## run A
// miniCPU
module miniCPU (
    input [17:0] switches,  
    input ligar,       
    input enviar,      
    input clk,         
    input rst_n,       
    output [7:0] LCD_DATA,
    output LCD_RS,
    output LCD_RW,
    output LCD_EN,
    output LCD_ON,
    output LCD_BLON
);
clock: 20.0 ns
lec_check: 0
cap_margin: 20
core_margin: 2
core_utilization: 40
slew_margin: 20
run.sh (not shown) runs the stock make flow with config.mk's settings and CLKGATE_MAP_FILE=.
#### Input delta (run B over run A)
Settings: PLACE_DENSITY_LB_ADDON newly set to 0.17; TNS_END_PERCENT newly set to 95; SETUP_SLACK_MARGIN newly set to 2.45; CORE_UTILIZATION changed from 40 to 58; CAP_MARGIN changed from 20 to 15; the clock period (ns, I/O delays scaled along) changed from 20.0 to 10.1.
Compared to run A, the routing of run B uses more wire.
In the reports for run A and run B, the larger final period demand of the worst path belongs to run A.
Going from run A to run B, the clock share of power was found to have gone down by 2.0 points.
Tightest slew margin relative to the limit ends up lower on run B.
Of run A and run B, the higher combined area of the multi-input logic cells belongs to run B.
Lower first-iteration DRC count was reported by run A, not run B.
Compared with run A, run B has less setup slack.
From run A to run B the numbers moved as follows: global-route met1 utilization has increased; post-layout total power has increased; layout filler cell count has decreased.
[inputs] run C vs run B
Settings: CAP_MARGIN: 15 -> 20; TNS_END_PERCENT: 95 -> unset; SETUP_SLACK_MARGIN: 2.45 -> unset; CORE_UTILIZATION: 58 -> 25; PLACE_DENSITY_LB_ADDON: 0.17 -> unset; the clock period (ns, I/O delays scaled along): 10.1 -> 12.1.
==> comparison <==
Delta (run C minus run B): count of clock-buffer cells in the layout shrank by about 9%, area added between synthesis and finish has decreased, final design area excluding fillers dropped 10%, combinational power share went down. Having completed the whole flow, run C delivered a layout that passed the timing, design-rule and antenna checks.

Starting RTL as in the previous note.
Settings: LEC_CHECK=0, ABC_AREA=1, CAP_MARGIN=40, CELL_PAD_IN_SITES_DETAIL_PLACEMENT=1, CELL_PAD_IN_SITES_GLOBAL_PLACEMENT=2, CORE_ASPECT_RATIO=0.57, CORE_MARGIN=10, CORE_UTILIZATION=30, CTS_CLUSTER_SIZE=72, GPL_ROUTABILITY_DRIVEN=0, GPL_TIMING_DRIVEN=0, HOLD_SLACK_MARGIN=0.06, MAX_ROUTING_LAYER=met4, MIN_ROUTING_LAYER=met2, PLACE_DENSITY_LB_ADDON=0.17, SETUP_SLACK_MARGIN=3.3, SLEW_MARGIN=10, TNS_END_PERCENT=100; clock period 17.1 ns.
The first run failed in global routing on GRT-0116.
Rerun with:
- CAP_MARGIN: 40 -> 20
- CELL_PAD_IN_SITES_DETAIL_PLACEMENT: 1 -> unset
- CELL_PAD_IN_SITES_GLOBAL_PLACEMENT: 2 -> unset
- CORE_ASPECT_RATIO: 0.57 -> unset
- CORE_MARGIN: 10 -> 2
- CORE_UTILIZATION: 30 -> 61
- CTS_CLUSTER_SIZE: 72 -> unset
- GPL_ROUTABILITY_DRIVEN: 0 -> unset
- GPL_TIMING_DRIVEN: 0 -> unset
- HOLD_SLACK_MARGIN: 0.06 -> unset
- MAX_ROUTING_LAYER: met4 -> unset
- MIN_ROUTING_LAYER: met2 -> unset
- PLACE_DENSITY_LB_ADDON: 0.17 -> unset
- SETUP_SLACK_MARGIN: 3.3 -> unset
- SLEW_MARGIN: 10 -> 20
- TNS_END_PERCENT: 100 -> unset
- clock period: 17.1 -> 10.5 ns (I/O delays scaled with it)
This time the run went through all stages and came out clean.
Die area went down by about 55%.
Area after synthesis is unchanged.
Synthesized cell count stays the same.

== onyx ==
Starting RTL as in the previous note.
==> flow/design.v (excerpt) <==
module miniCPU (
    input [17:0] switches,  
    input ligar,       
    input enviar,      
    input clk,         
    input rst_n,       
    output [7:0] LCD_DATA,
    output LCD_RS,
    output LCD_RW,
    output LCD_EN,
    output LCD_ON,
    output LCD_BLON
);
==> flow/config.mk <==
export PLATFORM = sky130hd
export DESIGN_NAME = miniCPU
export DESIGN_NICKNAME = miniCPU
export VERILOG_FILES = /design/flow/design.v
export SDC_FILE = /design/flow/constraint.sdc
export NUM_CORES = 4
export LEC_CHECK = 0
export CAP_MARGIN = 15
export CORE_ASPECT_RATIO = 1.01
export CORE_MARGIN = 10
export CORE_UTILIZATION = 30
export CTS_CLUSTER_SIZE = 85
export HOLD_SLACK_MARGIN = 0.13
export PLACE_DENSITY_LB_ADDON = 0.17
export SETUP_SLACK_MARGIN = 2.45
export SLEW_MARGIN = 5
export TNS_END_PERCENT = 95
==> flow/constraint.sdc <==
create_clock -name core_clock -period 17.1 [get_ports {clk}]
set_input_delay 3.4200 -clock core_clock [delete_from_list [all_inputs] [get_ports {clk}]]
set_output_delay 3.4200 -clock core_clock [all_outputs]
set_load 0.01 [all_outputs]
### onyx -> lagoon
- swapping 2.45 for -0.87 in SETUP_SLACK_MARGIN
- swapping 10 for 2 in CORE_MARGIN
- clearing PLACE_DENSITY_LB_ADDON, which used to be 0.17
- putting ABC_AREA at 1 where nothing was set
- swapping 30 for 72 in CORE_UTILIZATION
- clearing HOLD_SLACK_MARGIN, which used to be 0.13
- putting CTS_CLUSTER_DIAMETER at 106 where nothing was set
- clearing CTS_CLUSTER_SIZE, which used to be 85
- swapping 5 for 20 in SLEW_MARGIN
- clearing CORE_ASPECT_RATIO, which used to be 1.01
- swapping 17.1 for 13.8 in the clock period (ns, I/O delays scaled along)
- lagoon: all stages complete, timing, DRC and antenna checks passed
- onyx | stages: all done | timing, DRC, antenna: all pass
- [lagoon vs onyx] post-layout instance count excluding filler cells: higher in lagoon
- When lagoon is measured against onyx, its share of cell area taken by flip-flops and latches turns out 1.9 points higher.
- Against onyx, design internal power in lagoon fell by a few percent.
- Launch point of the worst path = LCD.unsigned_val[13]: onyx; launch point of the worst path = switches[8]: lagoon
- lagoon ends up with a critical path depth that is 5 higher than in onyx.
- The run showing the smaller insertion delay of the later-clocked pin in the worst-skew pair is lagoon.
- Relative to onyx, count of routing violations after the opening detailed-route iteration increased by 1,921 in lagoon.
- Diff onyx..lagoon | count of flip-flops and latches | unchanged
Changes in ember relative to lagoon:
- MAX_ROUTING_LAYER: unset -> met4
- ABC_AREA: 1 -> unset
- CTS_CLUSTER_DIAMETER: 106 -> 30
- SETUP_SLACK_MARGIN: -0.87 -> 2.45
- CORE_UTILIZATION: 72 -> 68
- the clock period (ns, I/O delays scaled along): 13.8 -> 10.1
==> results <==
- Portion of the post-synthesis area used by sequential elements down 0.85 points in ember wrt lagoon
- FAIL ember @ 5_1_grt: tool exited with error
- Going from lagoon to ember, synthesized cell count shrank by more than 10%.
- Delta (ember minus lagoon): row count up about 5%; y dimension of the die up about 4%.
- When ember is set beside lagoon, its netlist area before placement turns out to be about 2.7% larger.
- On number of instances resized during post-cts repair: ember sits above lagoon.
- ember vs. lagoon: total die size climbed about 9%, core footprint climbed about 10%, die extent in x climbed 4.2%.
Power is estimated from default activity; no workload was simulated.
